==> flow/design.v <==
module complex_adder_subtractor #(
    parameter WIDTH=32
) (
    input [WIDTH-1:0] a,
    input [WIDTH-1:0] b,
    input addNotSub,
    output reg [WIDTH-1:0] result
);
    always @(*) begin
        if (addNotSub) begin
            result[WIDTH-1:WIDTH/2] = a[WIDTH-1:WIDTH/2] + b[WIDTH-1:WIDTH/2];
            result[WIDTH/2-1:0] = a[WIDTH/2-1:0] + b[WIDTH/2-1:0];
        end else begin
            result[WIDTH-1:WIDTH/2] = a[WIDTH-1:WIDTH/2] - b[WIDTH-1:WIDTH/2];
            result[WIDTH/2-1:0] = a[WIDTH/2-1:0] - b[WIDTH/2-1:0];
        end
    end
endmodule
module complex_multiplier #(
    parameter WIDTH=32
) (
    input [WIDTH-1:0] a,
    input [WIDTH-1:0] b,
    output [2*WIDTH-1:0] result
);
    wire signed [WIDTH-1:0] a_real = { {(WIDTH/2+1){a[WIDTH/2-1]}}, a[WIDTH/2-1:0] };
    wire signed [WIDTH-1:0] b_real = { {(WIDTH/2+1){b[WIDTH/2-1]}}, b[WIDTH/2-1:0] };
    wire signed [WIDTH-1:0] a_img = { {(WIDTH/2+1){a[WIDTH-1]}}, a[WIDTH-1:WIDTH/2] };
    wire signed [WIDTH-1:0] b_img = { {(WIDTH/2+1){b[WIDTH-1]}}, b[WIDTH-1:WIDTH/2] };
    wire signed [WIDTH-1:0] result_real = a_real * b_real - a_img * b_img;
    wire signed [WIDTH-1:0] result_img = a_real * b_img + a_img * b_real;
    assign result[WIDTH-1:0] = result_real;
    assign result[2*WIDTH-1:WIDTH] = result_img;
endmodule
module complex_mean_square (
    input wire i_clk,
    input wire i_arst,
    input wire i_en,
    input wire [2:0] i_log2_samples,
    input wire        i_valid,
    input wire [31:0] i_y,
    input wire [31:0] i_y_hat,
    output reg        o_valid,
    output reg [63:0] o_data
);
    wire [31:0] y_diff_w;
    wire [63:0] sq_diff_complex_w;
    wire        sq_diff_valid_w;
    wire [63:0] sum_res_w;
    wire [8:0]  num_samples_w = 1 << i_log2_samples;
    reg [8:0]  sample_rx_cnt_r;
    reg [8:0]  sample_proc_cnt_r;
    reg [1:0]  state_r, next_state_r;
    localparam S_IDLE      = 2'b00;
    localparam S_INIT      = 2'b01;
    localparam S_COMPUTING = 2'b10;
    localparam S_FINALIZE  = 2'b11;
    complex_adder_subtractor #(.WIDTH(32)) y_difference_module (
        .a(i_y),
        .b(i_y_hat),
        .addNotSub(1'b0),
        .result(y_diff_w)
    );
    complex_multiplier cpow_calculator (
        .a(y_diff_w),
        .b(y_diff_w),
        .result(sq_diff_complex_w)
    );
    assign sq_diff_valid_w = i_valid;
    complex_adder_subtractor #(.WIDTH(64)) square_sum (
        .a(o_data),  
        .b(sq_diff_complex_w),
        .addNotSub(1'b1),
        .result(sum_res_w)
    );
    always @(posedge i_clk or posedge i_arst) begin
        if (i_arst)
            state_r <= S_IDLE;
        else
            state_r <= next_state_r;
    end
    always @(*) begin
        next_state_r = state_r;
        case (state_r)
            S_IDLE:      if (i_en) next_state_r = S_INIT;
            S_INIT:      next_state_r = S_COMPUTING;
            S_COMPUTING: if (sample_rx_cnt_r == num_samples_w && sample_proc_cnt_r == num_samples_w)
                             next_state_r = S_FINALIZE;
            S_FINALIZE:  next_state_r = S_IDLE;
            default:     next_state_r = S_IDLE;
        endcase
    end
    always @(posedge i_clk or posedge i_arst) begin
        if (i_arst) begin
            o_valid           <= 1'b0;
            o_data            <= 64'b0;
            sample_rx_cnt_r   <= 9'b0;
            sample_proc_cnt_r <= 9'b0;
        end else begin
            o_valid <= 1'b0;  
            case (state_r)
                S_INIT: begin
                    o_data            <= 64'b0;
                    sample_rx_cnt_r   <= 9'b0;
                    sample_proc_cnt_r <= 9'b0;
                end
                S_COMPUTING: begin
                    sample_rx_cnt_r <= sample_rx_cnt_r;
                    sample_proc_cnt_r <= sample_proc_cnt_r;
                    if (i_valid && sample_rx_cnt_r < num_samples_w) begin
                        sample_rx_cnt_r <= sample_rx_cnt_r + 1;
                    end
                    if (sq_diff_valid_w && !(sample_proc_cnt_r == num_samples_w)) begin
                        sample_proc_cnt_r <= sample_proc_cnt_r + 1;
                        o_data <= sum_res_w;
                    end
                end
                S_FINALIZE: begin
					o_valid        <= 1'b1;  
					o_data[31:0]   <= $signed(o_data[31:0]) >>> i_log2_samples;
					o_data[63:32]  <= $signed(o_data[63:32]) >>> i_log2_samples;
                end
            endcase
        end
    end
endmodule
clock: 10.4 ns
lec_check: 0
abc_area: 0
cap_margin: 5
core_margin: 2
core_utilization: 72
cts_cluster_diameter: 380
cts_cluster_size: 30
place_density: 0.65
setup_slack_margin: 2.37
slew_margin: 20
run.sh (not shown) runs the stock make flow with config.mk's settings and CLKGATE_MAP_FILE=.
The starting point did not get past global routing.
Then changed:
--- a/flow/config.mk
+++ b/flow/config.mk
@@ -8,2 +8 @@
-export ABC_AREA = 0
-export CAP_MARGIN = 5
+export CAP_MARGIN = 20
@@ -12,4 +11,2 @@
-export CTS_CLUSTER_DIAMETER = 380
-export CTS_CLUSTER_SIZE = 30
-export PLACE_DENSITY = 0.65
-export SETUP_SLACK_MARGIN = 2.37
+export HOLD_SLACK_MARGIN = -0.09
+export MAX_ROUTING_LAYER = met4
==> flow/constraint.sdc (replaced) <==
create_clock -name core_clock -period 10.3 [get_ports {i_clk}]
set_input_delay 2.0600 -clock core_clock [delete_from_list [all_inputs] [get_ports {i_clk}]]
set_output_delay 2.0600 -clock core_clock [all_outputs]
set_load 0.01 [all_outputs]
This time the run produced a layout that fails on negative setup slack. Area after synthesis stays the same. Die area is unchanged. Synthesized cell count stays the same.
Then changed:
--- a/flow/config.mk
+++ b/flow/config.mk
@@ -10,3 +10 @@
-export CORE_UTILIZATION = 72
-export HOLD_SLACK_MARGIN = -0.09
-export MAX_ROUTING_LAYER = met4
+export CORE_UTILIZATION = 40
==> flow/constraint.sdc (replaced) <==
create_clock -name core_clock -period 13.5 [get_ports {i_clk}]
set_input_delay 2.7000 -clock core_clock [delete_from_list [all_inputs] [get_ports {i_clk}]]
set_output_delay 2.7000 -clock core_clock [all_outputs]
set_load 0.01 [all_outputs]
With this change the flow passed the timing, DRC and antenna checks.
Global-route usage decreases by 25 points.
Final area decreases by about 12%.
Sequential share of layout area increases by 0.63 points.
Cell count decreases by 0.74%.
Utilization decreases by 47 points.
Worst setup slack is better by 1800 ps.
Die area increases by 78%.
Clock skew is about the same.
Then changed:
--- a/flow/config.mk
+++ b/flow/config.mk
@@ -8 +8,2 @@
-export CAP_MARGIN = 20
+export CAP_MARGIN = 40
+export CORE_ASPECT_RATIO = 0.5
@@ -10 +11,2 @@
-export CORE_UTILIZATION = 40
+export CORE_UTILIZATION = 63
+export CTS_CLUSTER_SIZE = 15
@@ -11,0 +14 @@
+export TNS_END_PERCENT = 25
Result:
- setup slack is worse by 31 ps
- final area drops by about 1.4%
- clock skew drops by 5.5 ps
- wire length barely changes

========
Setup of job 101:
// complex_mean_square: RTL as listed in full above, without the edits since
clock: 11.1 ns
lec_check: 0
cap_margin: 20
core_margin: 2
core_utilization: 70
max_routing_layer: met4
slew_margin: 20
Although it ran to completion, job 101 produced a layout that fails the final checks because of setup timing.
diff inputs: job 101 => job 102
Settings: CORE_UTILIZATION changed from 70 to 72; CAP_MARGIN changed from 20 to 30; the clock period (ns, I/O delays scaled along) changed from 11.1 to 10.3.
### Flow results
- Diff job 101 -> job 102: design area went up; critical path depth went down.
- What job 102 reported for detail-routed via count per cell has to be multiplied by 0.917 to get the figure for job 101.
- Taking job 101 as the reference, in job 102 cell count grew by 102; clock-pin slew on the worst setup and hold paths ~0 delta; worst setup slack fell by 1.14 ns.
- Note that the met3 wire length recorded for job 102 amounts to 1.7 times the value seen in job 101.
- Nothing crashed in job 102 and all stages finished; the problem is that the final layout failed, the offending checks being setup timing.
> inputs changed (job 102 -> job 103)
Settings: setting HOLD_SLACK_MARGIN to 0.28 for the first time; setting SETUP_SLACK_MARGIN to -0.77 for the first time; removing MAX_ROUTING_LAYER (formerly met4); setting CTS_CLUSTER_SIZE to 49 for the first time; changing the clock period (ns, I/O delays scaled along) from 10.3 to 9.9.
Results
Completing all stages was not enough for job 103: its layout failed the final checks because of setup timing. Job 102 → job 103: sum of routed wire length over all layers -about 13%; final RePlAce weighted congestion ~0 delta. In the tables for job 103 and job 102, area occupied by multi-input gates reads lower with job 103. Multi-input logic portion of the cell area (lower): job 102. Overall die height essentially unchanged between job 102 and job 103. Job 103 vs job 102 — number of global-route vias before repair dropped by a few percent.
The inputs of job 104 differ from those of job 103 as listed below.
Settings: a deleted SETUP_SLACK_MARGIN that had been -0.77; a deleted HOLD_SLACK_MARGIN that had been 0.28; a change of CTS_CLUSTER_SIZE from 49 to 99; a change of CAP_MARGIN from 30 to 20; a change of the clock period (ns, I/O delays scaled along) from 9.9 to 7.39.
==> results <==
Not one of job 104 and job 103 finished clean. Job 104 vs. job 103: HPWL reported at the end of detailed placement went up, placed instance area went up, setup slack after placement went down, total of buffers placed on input and output ports did not really move.

========
oak:
// complex_mean_square: RTL as listed in full above, without the edits since
==> flow/config.mk <==
export PLATFORM = sky130hd
export DESIGN_NAME = complex_mean_square
export DESIGN_NICKNAME = complex_mean_square
export VERILOG_FILES = /design/flow/design.v
export SDC_FILE = /design/flow/constraint.sdc
export NUM_CORES = 4
export LEC_CHECK = 0
export CAP_MARGIN = 20
export CELL_PAD_IN_SITES_DETAIL_PLACEMENT = 1
export CORE_MARGIN = 2
export CORE_UTILIZATION = 40
export GPL_TIMING_DRIVEN = 0
export HOLD_SLACK_MARGIN = -0.05
export SLEW_MARGIN = 20
==> flow/constraint.sdc <==
create_clock -name core_clock -period 13.5 [get_ports {i_clk}]
set_input_delay 2.7000 -clock core_clock [delete_from_list [all_inputs] [get_ports {i_clk}]]
set_output_delay 2.7000 -clock core_clock [all_outputs]
set_load 0.01 [all_outputs]
Input changes introduced in pine (baseline for comparison: oak):
# oak
export LEC_CHECK = 0
export CAP_MARGIN = 20
export CELL_PAD_IN_SITES_DETAIL_PLACEMENT = 1
export CORE_MARGIN = 2
export CORE_UTILIZATION = 40
export GPL_TIMING_DRIVEN = 0
export HOLD_SLACK_MARGIN = -0.05
export SLEW_MARGIN = 20
create_clock -name core_clock -period 13.5 [get_ports {i_clk}]
# pine
export LEC_CHECK = 0
export CAP_MARGIN = 20
export CORE_MARGIN = 2
export CORE_UTILIZATION = 63
export CTS_CLUSTER_DIAMETER = 359
export CTS_CLUSTER_SIZE = 100
export GPL_TIMING_DRIVEN = 0
export SLEW_MARGIN = 20
export TNS_END_PERCENT = 25
create_clock -name core_clock -period 13.5 [get_ports {i_clk}]
### Flow results
- pine was carried through to the last stage, and its layout satisfied the timing, DRC and antenna checks.
- Total routing resource utilization after global routing: higher on pine
- Between oak and pine, layout buffer count excluding clock buffers decreased.
- Post-route standard cell area excluding fillers: lower on pine
- After synthesis and placement, the instance count of pine is below that of oak.
Edits applied to the flow inputs when going from pine to birch:
# pine
export LEC_CHECK = 0
export CAP_MARGIN = 20
export CORE_MARGIN = 2
export CORE_UTILIZATION = 63
export CTS_CLUSTER_DIAMETER = 359
export CTS_CLUSTER_SIZE = 100
export GPL_TIMING_DRIVEN = 0
export SLEW_MARGIN = 20
export TNS_END_PERCENT = 25
create_clock -name core_clock -period 13.5 [get_ports {i_clk}]
# birch
export LEC_CHECK = 0
export CAP_MARGIN = 20
export CELL_PAD_IN_SITES_DETAIL_PLACEMENT = 2
export CELL_PAD_IN_SITES_GLOBAL_PLACEMENT = 1
export CORE_ASPECT_RATIO = 1.49
export CORE_MARGIN = 2
export CORE_UTILIZATION = 40
export CTS_CLUSTER_DIAMETER = 77
export GPL_TIMING_DRIVEN = 0
export MAX_ROUTING_LAYER = met4
export SETUP_SLACK_MARGIN = 1.39
export SLEW_MARGIN = 20
export TNS_END_PERCENT = 95
create_clock -name core_clock -period 13.5 [get_ports {i_clk}]
Notes after the runs:
birch: done, clean on timing, DRC and antenna
[compare] base=pine new=birch: worst path setup slack after routing moved up; number of cells in the design after placement moved up; post-placement setup slack moved up; fraction of the cycle the final worst path needs moved down.
Re clock buffer instance count of the final layout: no difference whatsoever between birch and pine.
Of birch and pine, the lower cell count belongs to pine.
Wire length: birch vs pine up about 40%
